Design predictor_top, start of the top module:
module predictor_top #(parameter M = 3, parameter K = 4, parameter N = 3) (
    input logic clk,
    input logic reset,
    input logic [K-1:0] index,
    input logic branch_outcome,  
    output logic prediction,      
    output logic success
);
    logic [M-1:0] bhr_out;      
    branch_history_register #(M) bhr_inst (
        .clk(clk),
        .reset(reset),
        .branch_outcome(branch_outcome),
        .bhr_out(bhr_out)
    );
    mnk_bit_predictor #(K, N, M) pht_inst (
        .clk(clk),
        .reset(reset),
        .index(index),
        .bhr_in (bhr_out),
        .branch_outcome(branch_outcome),
        .prediction(prediction)
    );
    always_comb  begin
        if (prediction == branch_outcome)
        begin success = 1; end
        else begin
        success = 0;
        end
    end 
endmodule
Size in the first run: ~1,800 cells after synthesis, ~390 flip-flops, roughly 9 I/O pins.
export LEC_CHECK = 0
export CAP_MARGIN = 20
export CORE_MARGIN = 2
export CORE_UTILIZATION = 70
export CTS_CLUSTER_SIZE = 37
export PLACE_DENSITY = 0.64
export SETUP_SLACK_MARGIN = 1.23
export SLEW_MARGIN = 40
create_clock -name core_clock -period 4.63 [get_ports {clk}]
run.sh (not shown) runs the stock make flow with config.mk's settings and CLKGATE_MAP_FILE=.
The first run stopped in global routing (5_1_grt) on GRT-0232.
Edit:
Settings changed: ABC_AREA set to 0, CORE_UTILIZATION 70 to 72, CTS_CLUSTER_DIAMETER set to 372, CTS_CLUSTER_SIZE 37 to 98, PLACE_DENSITY 0.64 to 0.39, SETUP_SLACK_MARGIN 1.23 to -0.29, SLEW_MARGIN 40 to 20, TNS_END_PERCENT set to 30.
Clock period 4.63 ns to 3.44 ns, I/O delays scaled along.
After rerunning:
- The new run did not get past global routing (5_1_grt)
- synthesized area stays the same
- die size decreases by 2.7%
- synthesized cell count is unchanged

---

Starting RTL as in the previous note.
Settings: LEC_CHECK=0, ABC_AREA=0, CAP_MARGIN=20, CORE_MARGIN=2, CORE_UTILIZATION=72, CTS_CLUSTER_DIAMETER=372, CTS_CLUSTER_SIZE=98, PLACE_DENSITY=0.39, SLEW_MARGIN=20, TNS_END_PERCENT=30; clock period 3.44 ns.
The first run died in global routing (GRT-0232).
Rerun with:
ABC_AREA = 1   (was 0)
CORE_MARGIN = 6   (was 2)
CORE_UTILIZATION = 24   (was 72)
CTS_CLUSTER_DIAMETER = unset   (was 372)
CTS_CLUSTER_SIZE = unset   (was 98)
GPL_ROUTABILITY_DRIVEN = 1   (was unset)
MIN_ROUTING_LAYER = met2   (was unset)
PLACE_DENSITY = unset   (was 0.39)
PLACE_DENSITY_LB_ADDON = 0.28   (was unset)
TNS_END_PERCENT = unset   (was 30)
clock period = 7.0 ns   (was 3.44 ns; I/O delays follow)
After rerunning: This time the run ran to the end with no violations; die area rises to 3.2 times its value; synthesized cell count rises by 69%; synthesized area rises by 4.8%.
Rerun with:
ABC_AREA = unset   (was 1)
CORE_MARGIN = 2   (was 6)
CORE_UTILIZATION = 40   (was 24)
GPL_ROUTABILITY_DRIVEN = unset   (was 1)
MIN_ROUTING_LAYER = unset   (was met2)
PLACE_DENSITY = 0.6   (was unset)
PLACE_DENSITY_LB_ADDON = unset   (was 0.28)
clock period = 5.92 ns   (was 7.0 ns; I/O delays follow)
Combinational power went up by 43%.
Core utilization is higher by 20 points.
Cell area goes down by 1.5%.
Clock power came out higher by about 6%.
Register-to-register slack is worse by 1.2 ns.
Total power rose by about 23%.
Sequential power grows by about 30%.
Global-route usage is higher by 15 points.
Sequential cell count is unchanged.
Synthesized cell count is lower by about 40%.
Routed wire length rose by about 34%.
Rerun with:
CAP_MARGIN = 0   (was 20)
CORE_UTILIZATION = 72   (was 40)
CTS_CLUSTER_DIAMETER = 30   (was unset)
PLACE_DENSITY = unset   (was 0.6)
SETUP_SLACK_MARGIN = 1.23   (was unset)
clock period = 4.24 ns   (was 5.92 ns; I/O delays follow)
Now the flow ended with an error in clock tree synthesis (DPL-0038).
Die area goes down by 44%.
Area after synthesis stays the same.
Synthesized cell count is unchanged.
Rerun with:
CAP_MARGIN = 20   (was 0)
CORE_UTILIZATION = 58   (was 72)
CTS_CLUSTER_DIAMETER = unset   (was 30)
SETUP_SLACK_MARGIN = 0.45   (was 1.23)
clock period = 3.29 ns   (was 4.24 ns; I/O delays follow)
Outcome: The changed run completed and failed the layout checks on max-capacitance violations, max-slew violations, negative setup slack. Synthesized area stays the same. Die area climbs by 24%. Synthesized cell count does not change.

---

Starting RTL as in the previous note.
clock: 5.86 ns
lec_check: 0
cap_margin: 20
core_aspect_ratio: 0.58
core_margin: 10
core_utilization: 49
cts_cluster_size: 50
gpl_routability_driven: 0
max_routing_layer: met4
place_density_lb_addon: 0.24
setup_slack_margin: 0.38
slew_margin: 20
Next try:
Settings changed: CORE_ASPECT_RATIO 0.58 to default, CORE_MARGIN 10 to 2, CORE_UTILIZATION 49 to 40, CTS_CLUSTER_DIAMETER from default to 80, CTS_CLUSTER_SIZE 50 to 78, GPL_ROUTABILITY_DRIVEN 0 to default, MAX_ROUTING_LAYER met4 to default, PLACE_DENSITY_LB_ADDON 0.24 to default, SETUP_SLACK_MARGIN 0.38 to default, TNS_END_PERCENT from default to 25.
Clock period 5.86 ns to 6.0 ns, I/O delays scaled along.
Effect: Clock power fell by about a fifth; power came out lower by roughly a tenth; critical path depth is higher by 1; synthesized area stays the same; routed wire length rose by a little under a tenth; sequential share of layout area fell by 0.62 points; setup slack got worse by 0.30 ns; worst hold slack gets better by 0.0068 ns.
Next try:
Settings changed: ABC_AREA from default to 1, CAP_MARGIN 20 to 5, CORE_UTILIZATION 40 to 72, CTS_CLUSTER_DIAMETER 80 to 105, CTS_CLUSTER_SIZE 78 to default, GPL_ROUTABILITY_DRIVEN from default to 0, MAX_ROUTING_LAYER from default to met5, PLACE_DENSITY from default to 0.65, TNS_END_PERCENT 25 to 80.
Clock period 6.0 ns to 3.3 ns, I/O delays scaled along.
Effect: The new run failed in global routing. Die size decreases by 41%. Area after synthesis increases by 4.8%. Synthesized cell count increases by 69%.
Next try:
Settings changed: HOLD_SLACK_MARGIN from default to 0.29, PLACE_DENSITY 0.65 to default, SETUP_SLACK_MARGIN from default to 0.89.
Clock period 3.3 ns to 3.48 ns, I/O delays scaled along.
After rerunning: The changed run never finished: it broke off in global routing. Die area is unchanged. Area after synthesis stays the same. Synthesized cell count is unchanged.
Next try:
Settings changed: HOLD_SLACK_MARGIN 0.29 to default, PLACE_DENSITY from default to 0.66, SETUP_SLACK_MARGIN 0.89 to default.
Clock period 3.48 ns to 3.29 ns, I/O delays scaled along.
What happened: The changed run aborted during global routing (DPL-0038); die area is unchanged; synthesized area does not change; synthesized cell count does not change.

---

== v20 ==
Starting RTL as in the previous note.
make LEC_CHECK=0 ABC_AREA=1 CAP_MARGIN=15 CELL_PAD_IN_SITES_DETAIL_PLACEMENT=0 CELL_PAD_IN_SITES_GLOBAL_PLACEMENT=2 CORE_MARGIN=2 CORE_UTILIZATION=16 GPL_ROUTABILITY_DRIVEN=0 MAX_ROUTING_LAYER=met4 MIN_ROUTING_LAYER=met2 PLACE_DENSITY_LB_ADDON=0.2 SETUP_SLACK_MARGIN=0.14 SLEW_MARGIN=0 finish   # period 8.51 ns
## Diff of input files: v36 against v20
- CELL_PAD_IN_SITES_GLOBAL_PLACEMENT: 2 -> unset
- SETUP_SLACK_MARGIN: 0.14 -> 1.24
- MAX_ROUTING_LAYER: met4 -> unset
- MIN_ROUTING_LAYER: met2 -> unset
- PLACE_DENSITY: unset -> 0.65
- CAP_MARGIN: 15 -> 0
- GPL_ROUTABILITY_DRIVEN: 0 -> unset
- CELL_PAD_IN_SITES_DETAIL_PLACEMENT: 0 -> unset
- ABC_AREA: 1 -> unset
- PLACE_DENSITY_LB_ADDON: 0.2 -> unset
- SLEW_MARGIN: 0 -> 20
- CORE_UTILIZATION: 16 -> 72
- the clock period (ns, I/O delays scaled along): 8.51 -> 4.24
==> comparison <==
Status(v36) = ERROR, stage = global routing. Between v36 and v20, the difference in share of the synthesized netlist area taken by xor and xnor gates is negligible. Comparing v36 and v20, the lower post-cts gate resize count is on v20. Looking at post-synthesis compound-gate area fraction across v36 and v20, the one that comes out lower is v20. Compared with v20, synthesized area per cell in v36 increased by more than half. Diff v20 -> v36: starting density of the core rose 57 points, post-synthesis net count fell about 40%, synthesized cell count fell 1,235, floorplan die height fell about 53%, die size fell 78%. Compared with v20, v36 shows a lower width of the die. Relative to v20, chip area estimate from yosys synthesis has decreased by about 4.6% in v36.
Input-level comparison between v13 and v36:
- swapping 72 for 63 in CORE_UTILIZATION
- swapping 0.65 for 0.41 in PLACE_DENSITY
- swapping 0 for 20 in CAP_MARGIN
- putting ABC_AREA at 1 where nothing was set
- clearing SETUP_SLACK_MARGIN, which used to be 1.24
- swapping 4.24 for 4.23 in the clock period (ns, I/O delays scaled along)
==> comparison <==
- v13 went all the way through the flow, and no timing, DRC or antenna check failed.
- The area fraction in full adders, half adders and majority gates was comparable across v13 and v36.
- v13 vs v36, number of CTS-inserted buffers went up by 4.9%.
- v13 ended up with a higher number of nets at floorplan than v36 did.
- simple AND/OR/NAND/NOR gates as the main kind of combinational logic by area was reported by v13, and multiplexers by v36.
- Sort v13 and v36 by starting density of the core desc -> top: v36
- The cell row count of v13 exceeds that of v36 by 5.
- Between v13 and v36, it is v13 whose number of cells upsized or downsized after cts is lower, by 107.
- Compared to v36, v13 has post-placement cell count 1,282 higher.
- Diff v36 -> v13 | synthesized chip area reported by yosys | increase of about 5%
- Floorplan check, v13 vs v36: die outline larger in v13
- Compared with v36, v13 shows synthesized area that has gone up by a few percent.
#### Input delta (v58 over v13)
- a change of SLEW_MARGIN from 20 to 0
- an added CTS_CLUSTER_SIZE of 75
- an added CTS_CLUSTER_DIAMETER of 216
- an added PLACE_DENSITY_LB_ADDON of 0.04
- a deleted PLACE_DENSITY that had been 0.41
- an added HOLD_SLACK_MARGIN of 0.3
- an added SETUP_SLACK_MARGIN of 1.1
- a change of CORE_UTILIZATION from 63 to 72
- a change of the clock period (ns, I/O delays scaled along) from 4.23 to 3.9
Notes after the runs:
In the summary table, v58 is marked failed, with error GRT-0232 raised in global routing. In the flow results for v13 and v58, the core outline area is larger on v13. Summary of v58 over v13: count of hold-fix buffers inserted at cts barely changed, cell count after placement dropped 1.2%, number of setup buffers added after CTS climbed 46, die boundary width dropped 6.3%, height of the chip dropped 6.3%. Die size, v58 vs v13: down by more than 10%.
Input-level comparison between v32 and v58:
- a deleted CTS_CLUSTER_SIZE that had been 75
- a change of SLEW_MARGIN from 0 to 20
- a change of CAP_MARGIN from 20 to 0
- a deleted CTS_CLUSTER_DIAMETER that had been 216
- a deleted PLACE_DENSITY_LB_ADDON that had been 0.04
- a deleted SETUP_SLACK_MARGIN that had been 1.1
- a deleted ABC_AREA that had been 1
- a deleted HOLD_SLACK_MARGIN that had been 0.3
- a change of the clock period (ns, I/O delays scaled along) from 3.9 to 4.24
## What came out
- Delta(part of the Yosys area used for sequential elements, v32 - v58) > 0
- v58 vs v32, largest family of logic cells by area: simple AND/OR/NAND/NOR gates vs multiplexers
- Mux cell area share after synthesis | v32 above v58
- FAIL for each of v58 and v32
- v58 terminated abnormally: global routing reported GRT-0232.
- No final results exist for v32, since it was stopped by error GRT-0116 during global routing.
- In v32 the floorplan-stage core utilization turned out 0.58 points lower than in v58.
- The synthesized area of v32 falls short of that of v58 by about 4.6%.
Power figures rest on the tool's default switching activity, not on a simulated workload.
